==> flow/design.v <==
module bit32_2to1mux(out,sel,in1,in2);
input [31:0] in1,in2;
output [31:0] out;
input sel;
assign out = sel ? in2 : in1;
endmodule
module bit32AND (out,in1,in2);
input [31:0] in1,in2;
output [31:0] out;
assign {out}=in1 &in2;
endmodule
module bit32OR (out,in1,in2);
input [31:0] in1,in2;
output [31:0] out;
assign {out}=in1 | in2;
endmodule
module FA_dataflow (Cout, Sum,In1,In2,Cin);
input[31:0] In1,In2;
input Cin;
output Cout;
output[31:0] Sum;
assign {Cout,Sum}=In1+In2+Cin;
endmodule
module bit32_3to1_mux(out,sel,in1,in2,in3);
    input [31:0] in1, in2, in3;
    output [31:0] out;
    input [1:0] sel;
    wire[31:0] out1;
    bit32_2to1mux mux1(out1,sel[0],in1,in2);
    bit32_2to1mux mux2(out,sel[1],out1,in3);
endmodule
module ALU(in1, in2,binvert,carryin,op,result,carryout);
    input [31:0] in1,in2;
    output [31:0] result;
    input [1:0] op;
    input carryin;
    input binvert;
    output carryout;
    wire [31:0] andresult,orresult,sum,
    binvertresult;
    wire[31:0] b_inv;
    assign b_inv = ~in2;    
    bit32_2to1mux mux1(binvertresult,
    binvert,in2,b_inv);
    bit32AND ander(andresult,in1,binvertresult);
    bit32OR orer(orresult,in1,binvertresult);
    FA_dataflow adde(carryout,sum,in1,binvertresult,
    carryin);
    bit32_3to1_mux mux2(result,op,andresult,
    orresult,sum);
endmodule
module alu_control(o0,o1,o2,op, ALUOp1, ALUOp0);
    output o0,o1,o2;
    input [5:0] op;
    input ALUOp1, ALUOp0;
    assign o2 = ALUOp0 | (ALUOp1 & op[1]);
    assign o1 = (~ALUOp1) | (~op[2]);
    assign o0 = ALUOp1 & (op[3] | op[0]);
endmodule
module ANDarray (RegDst,ALUSrc, MemtoReg, RegWrite, MemRead, MemWrite,Branch,ALUOp0,ALUOp1,Op);
input [5:0] Op;
output RegDst,ALUSrc,MemtoReg, RegWrite, MemRead, MemWrite,Branch,ALUOp0,ALUOp1;
wire Rformat, lw,sw,beq,addi;
assign Rformat= (~Op[0])& (~Op[1])& (~Op[2])& (~Op[3])& (~Op[4])& (~Op[5]);
assign lw = (Op[5]) & (~Op[4]) & (~Op[3]) & (~Op[2]) & (Op[1]) & (Op[0]);
assign sw = (Op[5]) & (~Op[4]) & (Op[3]) & (~Op[2]) & (Op[1]) & (Op[0]);
assign beq = (~Op[5]) & (~Op[4]) & (~Op[3]) & (Op[2]) & (~Op[1]) & (~Op[0]);
assign addi = (~Op[5]) & (~Op[4]) & (Op[3]) & (~Op[2]) & (~Op[1]) & (~Op[0]);
assign RegDst=Rformat;
assign ALUSrc = lw | sw | addi;
assign MemtoReg = lw;
assign RegWrite = Rformat | lw | addi;
assign MemRead = lw;
assign MemWrite = sw;
assign Branch = beq;
assign ALUOp1 = Rformat;
assign ALUOp0 = beq;
endmodule
module sign_extender(outp, inp);
output[31:0] outp;
input[15:0] inp;
assign outp = (inp[15]==1)? {16'hFFFF,inp} : {16'h0000,inp};
endmodule
module RegFile32(clk,reset,ReadReg1,ReadReg2,WriteData,WriteReg,RegWrite,ReadData1,ReadData2); 
input clk, reset, RegWrite;
input[31:0] WriteData;
output[31:0] ReadData1, ReadData2;
input[4:0] ReadReg1, ReadReg2, WriteReg;
reg[1023:0] registers;
always @ (posedge clk or negedge reset)
begin
if (!reset)
registers <= 1024'b00;
else if (RegWrite)
registers[WriteReg*32 +: 32] <= WriteData;
end
assign ReadData1 = registers[ReadReg1*32 +: 32];
assign ReadData2 = registers[ReadReg2*32 +: 32];
endmodule
module data_memory(clk,Address,WriteData,MemWrite,ReadData); 
input clk, MemWrite;
input[31:0] WriteData;
output[31:0] ReadData;
input[4:0] Address;
reg[1023:0] registers;
always @ (posedge clk)
begin
if (MemWrite)
registers[Address*32 +: 32] <= WriteData;
end
assign ReadData = registers[Address*32 +: 32];
endmodule
module SCDDataPath(ALUout, instr, reset, clk);
output[31:0] ALUout;
input clk, reset;
input[31:0] instr;
wire[31:0] ReadMemData,in1,in2,aluresult,signextended,instruction, ReadData1, ReadData2, WriteData;
wire RegDst, ALUSrc, MemtoReg, RegWrite, MemRead, MemWrite, Branch, ALUOp0, ALUOp1, ALUOp2;
wire o0, o1, o2, carryout;
wire[4:0] WriteReg;
assign instruction = instr;
ANDarray control_unit(RegDst,ALUSrc, MemtoReg, RegWrite, MemRead, MemWrite,Branch,ALUOp0,ALUOp1,instruction[31:26]);
assign WriteReg = (RegDst==1)? instruction[15:11] : instruction[20:16];
RegFile32 register_file(clk,reset,instruction[25:21],instruction[20:16],WriteData,WriteReg,RegWrite,ReadData1,ReadData2);
sign_extender sign_extend(signextended, instruction[15:0]);
bit32_2to1mux alu_src_mux(in2,ALUSrc,ReadData2,signextended);
alu_control alu_con_instancce(o0,o1,o2,instruction[5:0], ALUOp1, ALUOp0);
ALU alu_instance(ReadData1,in2,o2,o2,{o1,o0},ALUout,carryout);
data_memory data_mem_instance(clk,ALUout[4:0],ReadData2,MemWrite,ReadMemData);
bit32_2to1mux data_mem_mux(WriteData,MemtoReg,ALUout,ReadMemData);
endmodule
clock: 6.98 ns
lec_check: 0
cap_margin: 20
core_margin: 2
core_utilization: 72
cts_cluster_size: 72
place_density_lb_addon: 0.0
setup_slack_margin: 2.08
slew_margin: 20
run.sh (not shown) runs the stock make flow with config.mk's settings and CLKGATE_MAP_FILE=.
The starting point produced a layout that fails on negative setup slack.
Then changed:
--- a/flow/config.mk
+++ b/flow/config.mk
@@ -10,4 +10 @@
-export CORE_UTILIZATION = 72
-export CTS_CLUSTER_SIZE = 72
-export PLACE_DENSITY_LB_ADDON = 0.0
-export SETUP_SLACK_MARGIN = 2.08
+export CORE_UTILIZATION = 40
==> flow/constraint.sdc (replaced) <==
create_clock -name core_clock -period 10.3 [get_ports {clk}]
set_input_delay 2.0600 -clock core_clock [delete_from_list [all_inputs] [get_ports {clk}]]
set_output_delay 2.0600 -clock core_clock [all_outputs]
set_load 0.01 [all_outputs]
What happened: Now the flow completed with no timing, DRC or antenna violations. Setup slack improves by 0.92 ns. Die area grows by about 80%. Utilization shrinks by 40 points. Count of clock-buffer cells in the layout grows by 13. Power shrinks by 33%. Global-route usage shrinks by 20 points.
Then changed:
--- a/flow/config.mk
+++ b/flow/config.mk
@@ -10 +10,4 @@
-export CORE_UTILIZATION = 40
+export CORE_UTILIZATION = 72
+export CTS_CLUSTER_SIZE = 31
+export PLACE_DENSITY_LB_ADDON = 0.0
+export SETUP_SLACK_MARGIN = -0.58
==> flow/constraint.sdc (replaced) <==
create_clock -name core_clock -period 8.4 [get_ports {clk}]
set_input_delay 1.6800 -clock core_clock [delete_from_list [all_inputs] [get_ports {clk}]]
set_output_delay 1.6800 -clock core_clock [all_outputs]
set_load 0.01 [all_outputs]
What happened:
- This time the run completed, yet does not pass: negative setup slack
- area after synthesis is unchanged
- routed wire length went down by about 6%
- critical path depth is unchanged
- clock-buffer cell count came out lower by 12
- sequential power goes up by about 20%
- setup slack gets worse by 0.75 ns
Then changed:
--- a/flow/config.mk
+++ b/flow/config.mk
@@ -10,2 +10,2 @@
-export CORE_UTILIZATION = 72
-export CTS_CLUSTER_SIZE = 31
+export CORE_UTILIZATION = 70
+export CTS_CLUSTER_SIZE = 32
@@ -13 +13 @@
-export SETUP_SLACK_MARGIN = -0.58
+export SETUP_SLACK_MARGIN = 1.72
==> flow/constraint.sdc (replaced) <==
create_clock -name core_clock -period 5.83 [get_ports {clk}]
set_input_delay 1.1660 -clock core_clock [delete_from_list [all_inputs] [get_ports {clk}]]
set_output_delay 1.1660 -clock core_clock [all_outputs]
set_load 0.01 [all_outputs]
Result:
- The new run completed, yet does not pass: negative setup slack
- routed wire length is higher by 12%
- setup slack is worse by 0.98 ns
- total power is higher by 48%
- via count is higher by about 8%
- global-route usage is higher by 1.8 points
- final cell count is higher by about 10%
- combinational power is higher by about 80%
Then changed:
--- a/flow/config.mk
+++ b/flow/config.mk
@@ -10,2 +10,2 @@
-export CORE_UTILIZATION = 70
-export CTS_CLUSTER_SIZE = 32
+export CORE_UTILIZATION = 72
+export CTS_CLUSTER_SIZE = 57
@@ -13 +13 @@
-export SETUP_SLACK_MARGIN = 1.72
+export SETUP_SLACK_MARGIN = 1.78
==> flow/constraint.sdc (replaced) <==
create_clock -name core_clock -period 6.25 [get_ports {clk}]
set_input_delay 1.2500 -clock core_clock [delete_from_list [all_inputs] [get_ports {clk}]]
set_output_delay 1.2500 -clock core_clock [all_outputs]
set_load 0.01 [all_outputs]
After rerunning: The changed run finished with negative setup slack left. Power drops by 6.6%. Setup slack improves by 0.31 ns. Core utilization climbs by 0.69 points. Global-route usage climbs by 0.60 points. Clock power drops by about 6%.
Then changed:
--- a/flow/config.mk
+++ b/flow/config.mk
@@ -13 +13 @@
-export SETUP_SLACK_MARGIN = 1.78
+export SETUP_SLACK_MARGIN = -0.48
=> The changed run reached the layout checks and failed them: negative setup slack; flip-flop count does not change; synthesized area does not change; worst setup slack gets better by 0.018 ns; via count came out lower by 2.2%; sequential share of layout area came out higher by 0.87 points; final cell count came out lower by 1.1%.

========
RTL: the design.v shown in full above, as it stands there.
export LEC_CHECK = 0
export CAP_MARGIN = 20
export CORE_MARGIN = 2
export CORE_UTILIZATION = 40
export MAX_ROUTING_LAYER = met4
export MIN_ROUTING_LAYER = met2
export PLACE_DENSITY_LB_ADDON = 0.25
export SLEW_MARGIN = 20
create_clock -name core_clock -period 10.5 [get_ports {clk}]
The starting point completed without violations.
==> next run, changes <==
- ABC_AREA: unset -> 1
- CORE_ASPECT_RATIO: unset -> 1.11
- CORE_MARGIN: 2 -> 7
- GPL_ROUTABILITY_DRIVEN: unset -> 0
- GPL_TIMING_DRIVEN: unset -> 0
- HOLD_SLACK_MARGIN: unset -> 0.22
- MAX_ROUTING_LAYER: met4 -> met5
- MIN_ROUTING_LAYER: met2 -> met1
- SETUP_SLACK_MARGIN: unset -> 2.69
- SLEW_MARGIN: 20 -> 10
- TNS_END_PERCENT: unset -> 85
=> Now the flow never finished: it broke off in global routing (5_1_grt) on GRT-0116. Die area grows by 8.2%. Synthesized area goes up by 4.4%. Synthesized cell count grows by about 90%.
==> next run, changes <==
- CELL_PAD_IN_SITES_DETAIL_PLACEMENT: unset -> 2
- CELL_PAD_IN_SITES_GLOBAL_PLACEMENT: unset -> 1
- CORE_ASPECT_RATIO: 1.11 -> 1.23
- CORE_MARGIN: 7 -> 8
- CORE_UTILIZATION: 40 -> 54
- GPL_ROUTABILITY_DRIVEN: 0 -> 1
- GPL_TIMING_DRIVEN: 0 -> 1
- HOLD_SLACK_MARGIN: 0.22 -> 0.07
- MAX_ROUTING_LAYER: met5 -> met4
- MIN_ROUTING_LAYER: met1 -> met2
- PLACE_DENSITY: unset -> 0.51
- PLACE_DENSITY_LB_ADDON: 0.25 -> unset
- SETUP_SLACK_MARGIN: 2.69 -> unset
- SLEW_MARGIN: 10 -> 35
- clock period: 10.5 -> 14.9 ns (I/O delays scaled with it)
Effect: Now the flow died in detailed placement (3_5_place_dp) with DPL-0033. Synthesized area does not change. Die area fell by a quarter to a third. Synthesized cell count does not change.
Power figures rest on the tool's default switching activity, not on a simulated workload.
